==> 03-19 <==
Design sorting_system, start of the top module:
module sorting_system(
    input wire clk,              
    input wire rst_n,            
    input wire btn_manual_1,     
    input wire btn_manual_2,     
    input wire sensor_out,
    output wire s0, s1,
    output wire s2, s3,
    output wire led_r, led_g, led_b,
    input wire ir_sensor,        
    output wire servo_pwm_1,     
    output wire servo_pwm_2,     
    output wire led_ir_status    
);
==> flow/config.mk <==
export PLATFORM = sky130hd
export DESIGN_NAME = sorting_system
export DESIGN_NICKNAME = sorting_system
export VERILOG_FILES = /design/flow/design.v
export SDC_FILE = /design/flow/constraint.sdc
export NUM_CORES = 4
export LEC_CHECK = 0
export ABC_AREA = 1
export CAP_MARGIN = 20
export CELL_PAD_IN_SITES_GLOBAL_PLACEMENT = 0
export CORE_ASPECT_RATIO = 0.97
export CORE_MARGIN = 2
export CORE_UTILIZATION = 72
export CTS_CLUSTER_SIZE = 90
export HOLD_SLACK_MARGIN = 0.28
export MAX_ROUTING_LAYER = met5
export SLEW_MARGIN = 20
export TNS_END_PERCENT = 75
==> flow/constraint.sdc <==
create_clock -name core_clock -period 2.59 [get_ports {clk}]
set_input_delay 0.5180 -clock core_clock [delete_from_list [all_inputs] [get_ports {clk}]]
set_output_delay 0.5180 -clock core_clock [all_outputs]
set_load 0.01 [all_outputs]
run.sh (not shown) runs the stock make flow with config.mk's settings and CLKGATE_MAP_FILE=.
==> 08-09 (differences from 03-19) <==
Settings changed: CELL_PAD_IN_SITES_GLOBAL_PLACEMENT 0 to unset, CORE_ASPECT_RATIO 0.97 to unset, CTS_CLUSTER_DIAMETER set to 249, CTS_CLUSTER_SIZE 90 to unset, HOLD_SLACK_MARGIN 0.28 to unset, MAX_ROUTING_LAYER met5 to unset, PLACE_DENSITY set to 0.4, TNS_END_PERCENT 75 to unset.
==> flow/constraint.sdc (replaced) <==
create_clock -name core_clock -period 5.26 [get_ports {clk}]
set_input_delay 1.0520 -clock core_clock [delete_from_list [all_inputs] [get_ports {clk}]]
set_output_delay 1.0520 -clock core_clock [all_outputs]
set_load 0.01 [all_outputs]
==> 01-26 (differences from 03-19) <==
Settings changed: ABC_AREA 1 to unset, CELL_PAD_IN_SITES_GLOBAL_PLACEMENT 0 to unset, CORE_ASPECT_RATIO 0.97 to unset, CORE_UTILIZATION 72 to 53, CTS_CLUSTER_SIZE 90 to unset, HOLD_SLACK_MARGIN 0.28 to unset, MAX_ROUTING_LAYER met5 to unset, TNS_END_PERCENT 75 to unset.
==> flow/constraint.sdc (replaced) <==
create_clock -name core_clock -period 4.43 [get_ports {clk}]
set_input_delay 0.8860 -clock core_clock [delete_from_list [all_inputs] [get_ports {clk}]]
set_output_delay 0.8860 -clock core_clock [all_outputs]
set_load 0.01 [all_outputs]
==> flow_metrics.py <==
# Flow results
metrics = {
    "outcome": {
        "status": "failed layout checks",
        "violations": "negative setup slack",
    },
    "detailed_routing": {
        "route.met3.wl_um": 4940,
        "wirelength_um": 63400,
        "firstDrtPassIters": 8,
    },
    "yosys": {
        "yosys-top-cells-count": "nand2_1 (570), inv_1 (427), dfxtp_1 (380)",
    },
    "final_timing": {
        "finalSetupViolations": 7,
        "setup_ws_ns": -0.504,
    },
    "final_layout": {
        "nNonClkBuffers": 224,
    },
    "worst_setup_path": {
        "reg2reg_depth": 19,
        "r2r_start": "color_sensor_inst.b_val[1]",
    },
}
That was 03-19.
==> flow_metrics.py <==
# Flow results
metrics = {
    "outcome": {
        "status": "no timing/DRC/antenna violations",
    },
    "detailed_routing": {
        "route.met2.wl_um": 23500,
        "route.met3.wl_um": 2570,
        "wirelength_um": 52300,
    },
    "final_timing": {
        "setup_ws_ns": 0.126,
        "finalSetupViolations": 0,
    },
    "worst_setup_path": {
        "reg2reg_depth": 13,
        "r2r_start": "color_sensor_inst.b_val[1]",
    },
    "yosys": {
        "yosys-top-cells-count": "dfxtp_1 (380), nand2_1 (322), nor2_1 (261)",
    },
    "final_layout": {
        "nNonClkBuffers": 36,
        "n_sequential_cell": 380,
    },
}
That was 01-26.
==> flow_metrics.py <==
# Flow results
metrics = {
    "outcome": {
        "status": "no timing/DRC/antenna violations",
    },
    "worst_setup_path": {
        "r2r_start": "color_sensor_inst.r_val[1]",
        "reg2reg_depth": 21,
        "cp_top_family": "simple AND/OR/NAND/NOR gates",
    },
    "final_layout": {
        "nNonClkBuffers": 23,
        "seq-cell-share": 0.318,
    },
    "detailed_routing": {
        "route.met3.wl_um": 3330,
    },
    "final_timing": {
        "finalSetupViolations": 0,
    },
    "flow_run": {
        "warning_count": 31,
    },
}
That was 08-09.
